run A:
## PIEZO_reality_and_damedame
module PIEZO_reality_and_damedame(RESETN,CLK_1MHZ,A,T,SONG );
clock: 6.46 ns
lec_check: 0
cap_margin: 10
core_margin: 2
core_utilization: 72
cts_cluster_size: 32
max_routing_layer: met4
setup_slack_margin: 0.63
slew_margin: 20
run.sh (not shown) runs the stock make flow with config.mk's settings and CLKGATE_MAP_FILE=.
--- input diff run A..run B ---
# run A
export LEC_CHECK = 0
export CAP_MARGIN = 10
export CORE_MARGIN = 2
export CORE_UTILIZATION = 72
export CTS_CLUSTER_SIZE = 32
export MAX_ROUTING_LAYER = met4
export SETUP_SLACK_MARGIN = 0.63
export SLEW_MARGIN = 20
create_clock -name core_clock -period 6.46 [get_ports {CLK_1MHZ}]
# run B
export LEC_CHECK = 0
export CAP_MARGIN = 10
export CORE_MARGIN = 2
export CORE_UTILIZATION = 72
export CTS_CLUSTER_DIAMETER = 91
export CTS_CLUSTER_SIZE = 25
export PLACE_DENSITY = 0.95
export SETUP_SLACK_MARGIN = -0.28
export SLEW_MARGIN = 20
create_clock -name core_clock -period 2.98 [get_ports {CLK_1MHZ}]
Results
Completing all stages was not enough for run B: its layout failed the final checks because of negative setup slack.
Delta (run B minus run A): total negative setup slack now smaller, non-clock buffer count now larger, final critical path time including I/O delays and setup now smaller, critical path depth now larger.
Cell at the slowest stage of the critical path: sky130_fd_sc_hd__nor2_2 -> run A, sky130_fd_sc_hd__dfstp_2 -> run B
Row number of cells after detailed placement: run B higher / run A lower
Cmp run A and run B / final weighted congestion in routability-driven placement / lower: run A
Sort run A and run B by final design instance area without fill, descending, and run B comes first.
On run B: clock network power share is 9.4 points lower than what run A gave.
Inputs modified between run B and run C:
# run B
export LEC_CHECK = 0
export CAP_MARGIN = 10
export CORE_MARGIN = 2
export CORE_UTILIZATION = 72
export CTS_CLUSTER_DIAMETER = 91
export CTS_CLUSTER_SIZE = 25
export PLACE_DENSITY = 0.95
export SETUP_SLACK_MARGIN = -0.28
export SLEW_MARGIN = 20
create_clock -name core_clock -period 2.98 [get_ports {CLK_1MHZ}]
# run C
export LEC_CHECK = 0
export CAP_MARGIN = 20
export CORE_MARGIN = 2
export CORE_UTILIZATION = 72
export PLACE_DENSITY = 0.67
export SLEW_MARGIN = 20
create_clock -name core_clock -period 10.0 [get_ports {CLK_1MHZ}]
==> results <==
Run C was carried through to the last stage, and its layout satisfied the timing, DRC and antenna checks.
Summary — average detailed-routed wire length per instance, run C relative to run B: lower, by about 10%.
Run B vs run C, slowest stage cell on the critical path: sky130_fd_sc_hd__dfstp_2 vs sky130_fd_sc_hd__clkdlybuf4s50_1
Cmp run C vs run B: final cycle utilization of the critical path lower in run C
Run B -> run C: post-detailed-route DRC marker count delta 0, exact match
Run C vs run B: ratio of routed vias to standard cells down in run C
Summary: setup slack, run C better than run B
Changes in run D relative to run C:
# run C
export LEC_CHECK = 0
export CAP_MARGIN = 20
export CORE_MARGIN = 2
export CORE_UTILIZATION = 72
export PLACE_DENSITY = 0.67
export SLEW_MARGIN = 20
create_clock -name core_clock -period 10.0 [get_ports {CLK_1MHZ}]
# run D
export LEC_CHECK = 0
export CAP_MARGIN = 20
export CORE_MARGIN = 2
export CORE_UTILIZATION = 18
export SLEW_MARGIN = 20
create_clock -name core_clock -period 5.36 [get_ports {CLK_1MHZ}]
Notes after the runs:
- Run D: PASS, flow complete, no timing, DRC or antenna violations
- Of run D and run C, the run reporting the higher met3 capacity usage during global routing was run C.
- Changes observed in run D relative to run C: tapcell count picked up an extra 300%, power density of the placed cells picked up an extra 110 mW/mm2, filler-free cell count of the finished design picked up an extra about 40%.
### run D -> run E
# run D
export LEC_CHECK = 0
export CAP_MARGIN = 20
export CORE_MARGIN = 2
export CORE_UTILIZATION = 18
export SLEW_MARGIN = 20
create_clock -name core_clock -period 5.36 [get_ports {CLK_1MHZ}]
# run E
export LEC_CHECK = 0
export CAP_MARGIN = 20
export CORE_MARGIN = 2
export CORE_UTILIZATION = 40
export SLEW_MARGIN = 20
create_clock -name core_clock -period 5.36 [get_ports {CLK_1MHZ}]
## What came out
Re non-clock buffer total of the final layout: run E and run D aren't equal, and the lower value belongs to run E. [compare] base=run D new=run E: power rose by 0.00016 W, cell area fell by 3.7%, total length of routed wires fell by about 1.1%. Run E vs run D: worst vdd rail ir drop down by more than 10%. Comparing run E and run D, horizontal die size is higher on run D. For the period utilization, run E came in 0.86 points lower than run D did. Global-route wire length before repair in run E is about 4% below run D.
> inputs changed (run E -> run F)
# run E
export LEC_CHECK = 0
export CAP_MARGIN = 20
export CORE_MARGIN = 2
export CORE_UTILIZATION = 40
export SLEW_MARGIN = 20
create_clock -name core_clock -period 5.36 [get_ports {CLK_1MHZ}]
# run F
export LEC_CHECK = 0
export CAP_MARGIN = 30
export CORE_ASPECT_RATIO = 1.24
export CORE_MARGIN = 2
export CORE_UTILIZATION = 44
export CTS_CLUSTER_SIZE = 93
export HOLD_SLACK_MARGIN = -0.03
export SLEW_MARGIN = 20
create_clock -name core_clock -period 8.73 [get_ports {CLK_1MHZ}]
Findings:
- In run F the number of placed instances, taps included turned out 2.5% lower than in run E.
- Total cell area reported by yosys after synthesis: run F vs run E identical
- Against run E as the reference, run F delivers a higher total global-route track usage.
- Lower critical path depth goes to run F over run E.
- Run F: final total power lower than run E
- Comparing run F against run E, there is no change at all in multiplexer share of the synthesized area.
- On slew at the pin with the worst max-slew slack, the lower figure sits with run F, not run E.

wip/violet:
PIEZO_reality_and_damedame again, from the RTL that the note above started with.
Settings: LEC_CHECK=0, ABC_AREA=1, CAP_MARGIN=20, CELL_PAD_IN_SITES_DETAIL_PLACEMENT=2, CORE_ASPECT_RATIO=0.52, CORE_MARGIN=5, CORE_UTILIZATION=55, CTS_CLUSTER_DIAMETER=281, CTS_CLUSTER_SIZE=16, GPL_ROUTABILITY_DRIVEN=1, GPL_TIMING_DRIVEN=1, HOLD_SLACK_MARGIN=0.29, PLACE_DENSITY=0.52, SETUP_SLACK_MARGIN=-0.76, SLEW_MARGIN=20, TNS_END_PERCENT=100; clock period 9.2 ns.
wip/violet did not finish; the tool stopped in detailed placement with error DPL-0033.
What wip/nickel does differently from wip/violet at the input level:
- clearing CELL_PAD_IN_SITES_DETAIL_PLACEMENT, which used to be 2
- clearing CTS_CLUSTER_DIAMETER, which used to be 281
- clearing CTS_CLUSTER_SIZE, which used to be 16
- clearing GPL_TIMING_DRIVEN, which used to be 1
- clearing CORE_ASPECT_RATIO, which used to be 0.52
- swapping 5 for 2 in CORE_MARGIN
- swapping 55 for 40 in CORE_UTILIZATION
- clearing HOLD_SLACK_MARGIN, which used to be 0.29
- clearing TNS_END_PERCENT, which used to be 100
- clearing SETUP_SLACK_MARGIN, which used to be -0.76
- clearing GPL_ROUTABILITY_DRIVEN, which used to be 1
- clearing PLACE_DENSITY, which used to be 0.52
- clearing ABC_AREA, which used to be 1
- swapping 9.2 for 10.0 in the clock period (ns, I/O delays scaled along)
Findings:
The flow did not stop early for wip/nickel: all stages ran, and the layout cleared the timing, DRC and antenna checks. The lower instance tally after logic synthesis came out of wip/nickel. The post-synthesis simple-gate area fraction reported for wip/nickel is smaller than that of wip/violet by 8.7 points. Area fraction in mux cells: wip/nickel > wip/violet. The post-synthesis compound-gate area fraction in wip/nickel sits 7.1 points above the value recorded for wip/violet. Re average instance area after synthesis: wip/nickel is 20% up on wip/violet. In wip/nickel the sequential element share of the synthesized area turned out 2.4 points higher than in wip/violet. Note that the final weighted congestion in routability-driven placement recorded for wip/nickel amounts to 0.845 times the value seen in wip/violet. Summary — synthesized chip area reported by yosys, wip/nickel relative to wip/violet: lower, by 5.2%. When wip/nickel is set beside wip/violet, its area of the die turns out to be 19% larger. In the flow results for wip/nickel and wip/violet, the area after synthesis is larger on wip/violet.
What wip/indigo does differently from wip/nickel at the input level:
- CORE_UTILIZATION changed from 40 to 70
- CTS_CLUSTER_SIZE newly set to 24
- the clock period (ns, I/O delays scaled along) changed from 10.0 to 4.15
## What came out
wip/indigo: PASS, flow complete, no timing, DRC or antenna violations
Between wip/nickel and wip/indigo, the flow reports total power consumption of the routed design increasing by more than 100%.
Compared with wip/nickel, in wip/indigo number of standard cells in the layout, taps in and fillers out shows a reduction of about 9%; via count moved up.
Starting utilization of the core area: higher on wip/indigo
Post-route clock period utilization: wip/nickel and wip/indigo compared, higher one is wip/indigo
Routed wire length (higher): wip/indigo
Between wip/indigo and wip/nickel, the yosys-reported design area after synthesis figures differ only marginally.
Power per standard cell area ends up lower on wip/nickel.
Hold slack sits lower in wip/indigo than in wip/nickel.
The inputs of wip/willow differ from those of wip/indigo as listed below.
- CTS_CLUSTER_SIZE no longer set, was 24
- PLACE_DENSITY now 0.66, previously not set
- CORE_UTILIZATION now 72, was 70
- the clock period (ns, I/O delays scaled along) now 10.0, was 4.15
- Diff wip/willow..wip/indigo | final-report hold violation count | unchanged
- Row placed cell area: wip/willow lower / wip/indigo higher
- As of wip/willow, final non-filler cell area had fallen slightly compared to wip/indigo.
- Taking wip/indigo as the reference, in wip/willow wire length of the first global-routing pass dropped about 4%, summed instance area of the synthesized netlist barely changed.
- Per the comparison of wip/willow with wip/indigo, initial core utilization now sits higher; power share of the clock group now sits lower; clock-net power now sits lower.
No activity file was given, so power comes from the tool's default toggle rates.
